## cache
module cache (
    input   logic           i_hclk,
    input   logic           i_hnreset,
    input   logic           i_hsel_m,
    input   logic   [31:0]  i_haddr_m,
    input   logic           i_hwrite_m,
    input   logic   [ 2:0]  i_hsize_m,
    input   logic   [ 2:0]  i_hburst_m,
    input   logic   [ 3:0]  i_hprot_m,
    input   logic   [ 1:0]  i_htrans_m,
    input   logic           i_hmastlock_m,
    input   logic           i_hready_m,
    input   logic   [31:0]  i_hwdata_m,
    output  logic           o_hready_m,
    output  logic           o_hresp_m,
    output  logic   [31:0]  o_hrdata_m,
    input   logic           i_nbypass,
    input   logic   [31:0]  i_climit,
    input   logic           i_d_cache_en,
    output  logic           o_hsel_sl,
    output  logic           o_hready_i_sl,
    output  logic   [31:0]  o_haddr_sl,
    output  logic           o_hwrite_sl,
    output  logic   [2:0]   o_hsize_sl,
    output  logic   [1:0]   o_htrans_sl,
    output  logic   [31:0]  o_hwdata_sl,
    input   logic   [31:0]  i_hrdata_sl,
    input   logic           i_hready_o_sl,
    input   logic           i_hresp_sl,
    output  logic           o_mem_en,
    output  logic           o_mem_we,
    output  logic   [7:0]   o_mem_addr,
    output  logic   [31:0]  o_mem_wdata,
    input   logic   [31:0]  i_mem_rdata
    );
    logic           miss_cache;
    logic           calc_sync_rst;
    logic           calc_en;
    logic   [29:0]  calc_addr;
    logic           calc_wr_rdy;
    logic   [7:0]   calc_mem_addr_cache;
  ...
Size in the first run: ~360 flip-flops, about 330 I/O pins, about 23,000 um^2 of cells after synthesis.
make LEC_CHECK=0 CAP_MARGIN=20 CORE_MARGIN=2 CORE_UTILIZATION=59 SETUP_SLACK_MARGIN=1.77 SLEW_MARGIN=20 finish   # period 6.81 ns
run.sh (not shown) runs the stock make flow with config.mk's settings and CLKGATE_MAP_FILE=.
The first run completed, yet does not pass: negative setup slack.
==> next run, changes <==
CORE_UTILIZATION = 66   (was 59)
MAX_ROUTING_LAYER = met4   (was unset)
SETUP_SLACK_MARGIN = 1.33   (was 1.77)
clock period = 9.5 ns   (was 6.81 ns; I/O delays follow)
Outcome:
- With this change the flow ended with an error in global routing with GRT-0116
- die size falls by 10%
- area after synthesis does not change
- synthesized cell count does not change

Starting RTL as in the previous note.
Design cache, start of the top module:
module cache (
    input   logic           i_hclk,
    input   logic           i_hnreset,
    input   logic           i_hsel_m,
    input   logic   [31:0]  i_haddr_m,
    input   logic           i_hwrite_m,
    input   logic   [ 2:0]  i_hsize_m,
    input   logic   [ 2:0]  i_hburst_m,
    input   logic   [ 3:0]  i_hprot_m,
    input   logic   [ 1:0]  i_htrans_m,
    input   logic           i_hmastlock_m,
    input   logic           i_hready_m,
    input   logic   [31:0]  i_hwdata_m,
    output  logic           o_hready_m,
    output  logic           o_hresp_m,
    output  logic   [31:0]  o_hrdata_m,
    input   logic           i_nbypass,
    input   logic   [31:0]  i_climit,
    input   logic           i_d_cache_en,
    output  logic           o_hsel_sl,
    output  logic           o_hready_i_sl,
    output  logic   [31:0]  o_haddr_sl,
    output  logic           o_hwrite_sl,
    output  logic   [2:0]   o_hsize_sl,
    output  logic   [1:0]   o_htrans_sl,
    output  logic   [31:0]  o_hwdata_sl,
    input   logic   [31:0]  i_hrdata_sl,
    input   logic           i_hready_o_sl,
    input   logic           i_hresp_sl,
    output  logic           o_mem_en,
    output  logic           o_mem_we,
    output  logic   [7:0]   o_mem_addr,
    output  logic   [31:0]  o_mem_wdata,
    input   logic   [31:0]  i_mem_rdata
    );
Settings: LEC_CHECK=0, ABC_AREA=0, CAP_MARGIN=5, CELL_PAD_IN_SITES_GLOBAL_PLACEMENT=2, CORE_ASPECT_RATIO=1.48, CORE_MARGIN=4, CORE_UTILIZATION=50, CTS_CLUSTER_DIAMETER=137, CTS_CLUSTER_SIZE=44, PLACE_DENSITY_LB_ADDON=0.11, SETUP_SLACK_MARGIN=-0.15, SLEW_MARGIN=5; clock period 8.8 ns.
The starting point failed in global placement.
Then changed:
- ABC_AREA: 0 -> not set
- CAP_MARGIN: 5 -> 20
- CELL_PAD_IN_SITES_GLOBAL_PLACEMENT: 2 -> not set
- CORE_ASPECT_RATIO: 1.48 -> not set
- CORE_MARGIN: 4 -> 2
- CORE_UTILIZATION: 50 -> 40
- CTS_CLUSTER_DIAMETER: 137 -> not set
- CTS_CLUSTER_SIZE: 44 -> not set
- PLACE_DENSITY: not set -> 0.6
- PLACE_DENSITY_LB_ADDON: 0.11 -> not set
- SETUP_SLACK_MARGIN: -0.15 -> not set
- SLEW_MARGIN: 5 -> 20
- clock period: 8.8 -> 11.9 ns (I/O delays scaled with it)
The new run finished with timing, DRC and antenna clean.
Area after synthesis is unchanged.
Die area came out higher by 20%.
Synthesized cell count does not change.
Then changed:
- CORE_UTILIZATION: 40 -> 45
The new run produced a clean layout.
Clock power shrinks by a few percent.
Synthesized cell count does not change.
Cell count went down by a few percent.
Synthesized area is unchanged.
Register-to-register slack is better by 0.23 ns.
Count of clock-buffer cells in the layout shrinks by 10.
Hold slack gets better by 0.017 ns.
Critical path depth went up by 1.

Starting RTL as in the previous note.
make LEC_CHECK=0 ABC_AREA=1 CAP_MARGIN=20 CORE_MARGIN=2 CORE_UTILIZATION=63 CTS_CLUSTER_DIAMETER=357 CTS_CLUSTER_SIZE=100 HOLD_SLACK_MARGIN=0.26 PLACE_DENSITY=0.42 SETUP_SLACK_MARGIN=0.7 SLEW_MARGIN=20 TNS_END_PERCENT=20 finish   # period 5.48 ns
The starting point failed in global routing on GRT-0232.
==> next run, changes <==
ABC_AREA = default   (was 1)
CORE_UTILIZATION = 66   (was 63)
CTS_CLUSTER_DIAMETER = default   (was 357)
CTS_CLUSTER_SIZE = default   (was 100)
GPL_ROUTABILITY_DRIVEN = 1   (was default)
HOLD_SLACK_MARGIN = default   (was 0.26)
PLACE_DENSITY = default   (was 0.42)
SETUP_SLACK_MARGIN = default   (was 0.7)
TNS_END_PERCENT = default   (was 20)
clock period = 8.58 ns   (was 5.48 ns; I/O delays follow)
The changed run did not get past global routing (GRT-0116).
Synthesized area goes up by about 3%.
Die area goes down by about 1.6%.
Synthesized cell count goes down by about 15%.
==> next run, changes <==
CORE_UTILIZATION = 58   (was 66)
GPL_ROUTABILITY_DRIVEN = default   (was 1)
PLACE_DENSITY = 0.6   (was default)
SETUP_SLACK_MARGIN = 1.79   (was default)
clock period = 6.58 ns   (was 8.58 ns; I/O delays follow)
Outcome:
- With this change the flow completed, yet does not pass: setup timing
- die size rises by 13%
- area after synthesis is unchanged
- synthesized cell count stays the same
==> next run, changes <==
ABC_AREA = 1   (was default)
CORE_UTILIZATION = 56   (was 58)
GPL_ROUTABILITY_DRIVEN = 1   (was default)
PLACE_DENSITY = 0.81   (was 0.6)
SETUP_SLACK_MARGIN = default   (was 1.79)
Outcome:
- Now the flow aborted during global routing
- area after synthesis fell by 3.0%
- synthesized cell count rises by 18%
- die area grows by 0.50%

## build 74
cache again, from the RTL that the note above started with.
Settings: LEC_CHECK=0, CAP_MARGIN=20, CORE_MARGIN=10, CORE_UTILIZATION=37, GPL_ROUTABILITY_DRIVEN=0, PLACE_DENSITY_LB_ADDON=0.16, SETUP_SLACK_MARGIN=3.15, SLEW_MARGIN=20; clock period 18.1 ns.
No stage failed in build 74, and the final checks on the layout all came back clean.
--- input diff build 74..build 38 ---
Settings: a change of CORE_MARGIN from 10 to 2; a change of CORE_UTILIZATION from 37 to 40; a deleted SETUP_SLACK_MARGIN that had been 3.15; an added PLACE_DENSITY of 0.6; a deleted PLACE_DENSITY_LB_ADDON that had been 0.16; a deleted GPL_ROUTABILITY_DRIVEN that had been 0; a change of the clock period (ns, I/O delays scaled along) from 18.1 to 8.24.
==> comparison <==
Relative to build 74, the combinational power of build 38 is higher by 170%.
Non-clock buffer count, build 38 vs build 74: up by more than 100%
Build 38 vs. build 74: worst stage delay on the critical path -330 ps, count of clock-buffer cells in the layout -7, buffers inserted during post-CTS setup optimization +52, die area -13000 um^2.
Compared with build 74, build 38 degrades worst setup slack.
The insertion delay of the later-clocked pin in the worst-skew pair of build 38 and that of build 74 are within noise of each other.
Run comparison: build 38 endpoint of the worst setup timing path o_hwdata_sl[25]; build 74 endpoint of the worst setup timing path o_hwdata_sl[21]
As far as post-synth area from yosys stat goes, build 38 and build 74 are indistinguishable; the numbers are identical.
Although it ran to completion, build 38 produced a layout that fails the final checks because of negative setup slack.
Build 74 reached the end of the flow, and the finished layout is clean on the timing, design-rule and antenna checks.
Relative to build 74, largest clock skew in the final design increased by 7.8 ps in build 38.
Number of cells after detailed placement: build 38 > build 74
The inputs of build 69 differ from those of build 38 as listed below.
Settings: setting ABC_AREA to 1 for the first time; changing SLEW_MARGIN from 20 to 30; setting HOLD_SLACK_MARGIN to 0.3 for the first time; removing PLACE_DENSITY (formerly 0.6); changing the clock period (ns, I/O delays scaled along) from 8.24 to 12.0.
==> results <==
Build 69 ran to completion and came out clean on the timing, design-rule and antenna checks. [build 69] met3 capacity usage during global routing fell 2.0 points relative to build 38. Build 38 → build 69: flip-flop count shows no meaningful change, net switching power of the design decreased by about 23% relative to the old numbers, sequential share of layout area increased by 5.3 points relative to the old numbers. Area fraction in compound gates after synthesis: higher on build 38. Summary of build 69 over build 38: power decreased 1.8 mW, die area has decreased. Re areal power density over the cells: build 38 and build 69 aren't equal, and the higher value belongs to build 38.
diff inputs: build 69 => build 47
Settings: changing CORE_UTILIZATION from 40 to 72; removing HOLD_SLACK_MARGIN (formerly 0.3); changing SLEW_MARGIN from 30 to 20; setting CTS_CLUSTER_SIZE to 24 for the first time; setting PLACE_DENSITY to 0.37 for the first time; changing the clock period (ns, I/O delays scaled along) from 12.0 to 8.97.
Findings:
FAIL build 47 @ clock tree synthesis (4_1_cts): tool exited with error. Comparing build 47 against build 69, there is no change at all in area after synthesis. Compared with build 69, build 47 shows a lower half-perimeter wire length of the detailed placement result. Cmp build 47 vs build 69: count of placed standard cells including taps lower in build 47. Chip area: build 69 and build 47 compared, higher one is build 69.
Edits applied to the flow inputs when going from build 47 to build 58:
Settings: CTS_CLUSTER_SIZE removed (was 24); ABC_AREA removed (was 1); CORE_UTILIZATION changed from 72 to 58; TNS_END_PERCENT newly set to 5; PLACE_DENSITY changed from 0.37 to 0.8; the clock period (ns, I/O delays scaled along) changed from 8.97 to 6.59.
Notes after the runs:
- [build 58] flow finished | final checks: failed | reasons: negative setup slack
- In build 58, the mux share of post-synthesis cell area came out 1.7 points above the value in build 47.
- Of build 47 and build 58, build 47 shows the higher sequential-to-total area share from yosys stat, with build 58 below it.
- Relative to build 47, the width of the die measured on build 58 has increased by more than 10%.
- Measured against each other, build 47 and build 58 differ in synthesized cell count, the lower figure coming from build 58.
- Total nets after synthesis is higher on build 47
- Re simple-gate share of the synthesized area: build 58 is 8.9 points down on build 47.
- Going from build 47 to build 58, area after synthesis moved up; die area now sits higher; unique cell type count in the Yosys netlist +60.
- ~same synthesized-area fraction occupied by adder cells in build 47 and build 58
- Between build 47 and build 58, Yosys chip area is lower for build 47, build 58 comes in above that.

quartz:
cache again, from the RTL that the note above started with.
Design cache, start of the top module:
module cache (
    input   logic           i_hclk,
    input   logic           i_hnreset,
    input   logic           i_hsel_m,
    input   logic   [31:0]  i_haddr_m,
    input   logic           i_hwrite_m,
    input   logic   [ 2:0]  i_hsize_m,
    input   logic   [ 2:0]  i_hburst_m,
    input   logic   [ 3:0]  i_hprot_m,
    input   logic   [ 1:0]  i_htrans_m,
    input   logic           i_hmastlock_m,
    input   logic           i_hready_m,
    input   logic   [31:0]  i_hwdata_m,
    output  logic           o_hready_m,
    output  logic           o_hresp_m,
    output  logic   [31:0]  o_hrdata_m,
    input   logic           i_nbypass,
    input   logic   [31:0]  i_climit,
    input   logic           i_d_cache_en,
    output  logic           o_hsel_sl,
    output  logic           o_hready_i_sl,
    output  logic   [31:0]  o_haddr_sl,
    output  logic           o_hwrite_sl,
    output  logic   [2:0]   o_hsize_sl,
    output  logic   [1:0]   o_htrans_sl,
    output  logic   [31:0]  o_hwdata_sl,
    input   logic   [31:0]  i_hrdata_sl,
    input   logic           i_hready_o_sl,
    input   logic           i_hresp_sl,
    output  logic           o_mem_en,
    output  logic           o_mem_we,
    output  logic   [7:0]   o_mem_addr,
    output  logic   [31:0]  o_mem_wdata,
    input   logic   [31:0]  i_mem_rdata
    );
clock: 6.81 ns
lec_check: 0
cap_margin: 20
core_margin: 2
core_utilization: 59
cts_cluster_diameter: 31
hold_slack_margin: -0.09
setup_slack_margin: 1.77
slew_margin: 20
Run status, quartz: aborted in 5_1_grt, error GRT-0232
Modified inputs, xenon compared to quartz
--- a/flow/config.mk
+++ b/flow/config.mk
@@ -9,6 +9,5 @@
 export CORE_MARGIN = 2
-export CORE_UTILIZATION = 59
-export CTS_CLUSTER_DIAMETER = 31
-export HOLD_SLACK_MARGIN = -0.09
-export SETUP_SLACK_MARGIN = 1.77
+export CORE_UTILIZATION = 40
+export PLACE_DENSITY = 0.6
+export SETUP_SLACK_MARGIN = 1.4
 export SLEW_MARGIN = 20
==> flow/constraint.sdc <==
create_clock -name core_clock -period 11.9 [get_ports {i_hclk}]
set_input_delay 2.3800 -clock core_clock [delete_from_list [all_inputs] [get_ports {i_hclk}]]
set_output_delay 2.3800 -clock core_clock [all_outputs]
set_load 0.01 [all_outputs]
==> results <==
xenon has height of the die above what quartz had.
xenon: all stages complete, timing, DRC and antenna checks passed
Die size: xenon exceeds quartz
Delta (xenon minus quartz): number of post-CTS setup repair buffers now sits lower; synthesized area per cell ~0 delta; row count increased 21%; width of the chip went up about 20%; pre-CTS worst setup slack went up by 3.23 ns.
Diff quartz -> xenon: adder-cell share of the synthesized area barely changed, initial core utilization dropped 19 points.
[xenon vs quartz] core area: higher in xenon
> inputs changed (xenon -> sierra)
--- a/flow/config.mk
+++ b/flow/config.mk
@@ -9,5 +9,5 @@
 export CORE_MARGIN = 2
-export CORE_UTILIZATION = 40
-export PLACE_DENSITY = 0.6
-export SETUP_SLACK_MARGIN = 1.4
+export CORE_UTILIZATION = 58
+export CTS_CLUSTER_DIAMETER = 40
+export SETUP_SLACK_MARGIN = 1.33
 export SLEW_MARGIN = 20
==> flow/constraint.sdc <==
create_clock -name core_clock -period 6.58 [get_ports {i_hclk}]
set_input_delay 1.3160 -clock core_clock [delete_from_list [all_inputs] [get_ports {i_hclk}]]
set_output_delay 1.3160 -clock core_clock [all_outputs]
set_load 0.01 [all_outputs]
- FAIL sierra @ 5_1_grt: tool exited with error
- xenon reached the final stage; the timing, design-rule and antenna checks on its layout passed.
- [sierra] core box area fell 31% relative to xenon
- Of sierra and xenon, the run reporting the higher total clock buffers created by CTS was sierra.
- Going from xenon to sierra, initial cell density of the core went up; area fraction in compound gates was more or less identical; x dimension of the die fell by about 17%; proportion of synthesized flip-flops having asynchronous set or reset shows no meaningful change.
Relative to sierra, the following input files were edited for yarrow:
--- a/flow/config.mk
+++ b/flow/config.mk
@@ -9,5 +9,4 @@
 export CORE_MARGIN = 2
-export CORE_UTILIZATION = 58
-export CTS_CLUSTER_DIAMETER = 40
-export SETUP_SLACK_MARGIN = 1.33
+export CORE_UTILIZATION = 20
+export PLACE_DENSITY = 0.6
 export SLEW_MARGIN = 20
==> flow/constraint.sdc <==
create_clock -name core_clock -period 15.7 [get_ports {i_hclk}]
set_input_delay 3.1400 -clock core_clock [delete_from_list [all_inputs] [get_ports {i_hclk}]]
set_output_delay 3.1400 -clock core_clock [all_outputs]
set_load 0.01 [all_outputs]
Notes after the runs:
The final layout from yarrow, which completed every stage, passed the timing, design-rule and antenna checks at the end of the flow.
The post-CTS repair timing setup buffer count in yarrow sits 76 below the value recorded for sierra.
Die width was higher in the run labelled yarrow.
Lower die area was reported by sierra, not yarrow.
Per the comparison of yarrow with sierra, site row count shows an increase of 71%; number of placed cells counting well taps shows an increase of 602.
No activity file was given, so power comes from the tool's default toggle rates.
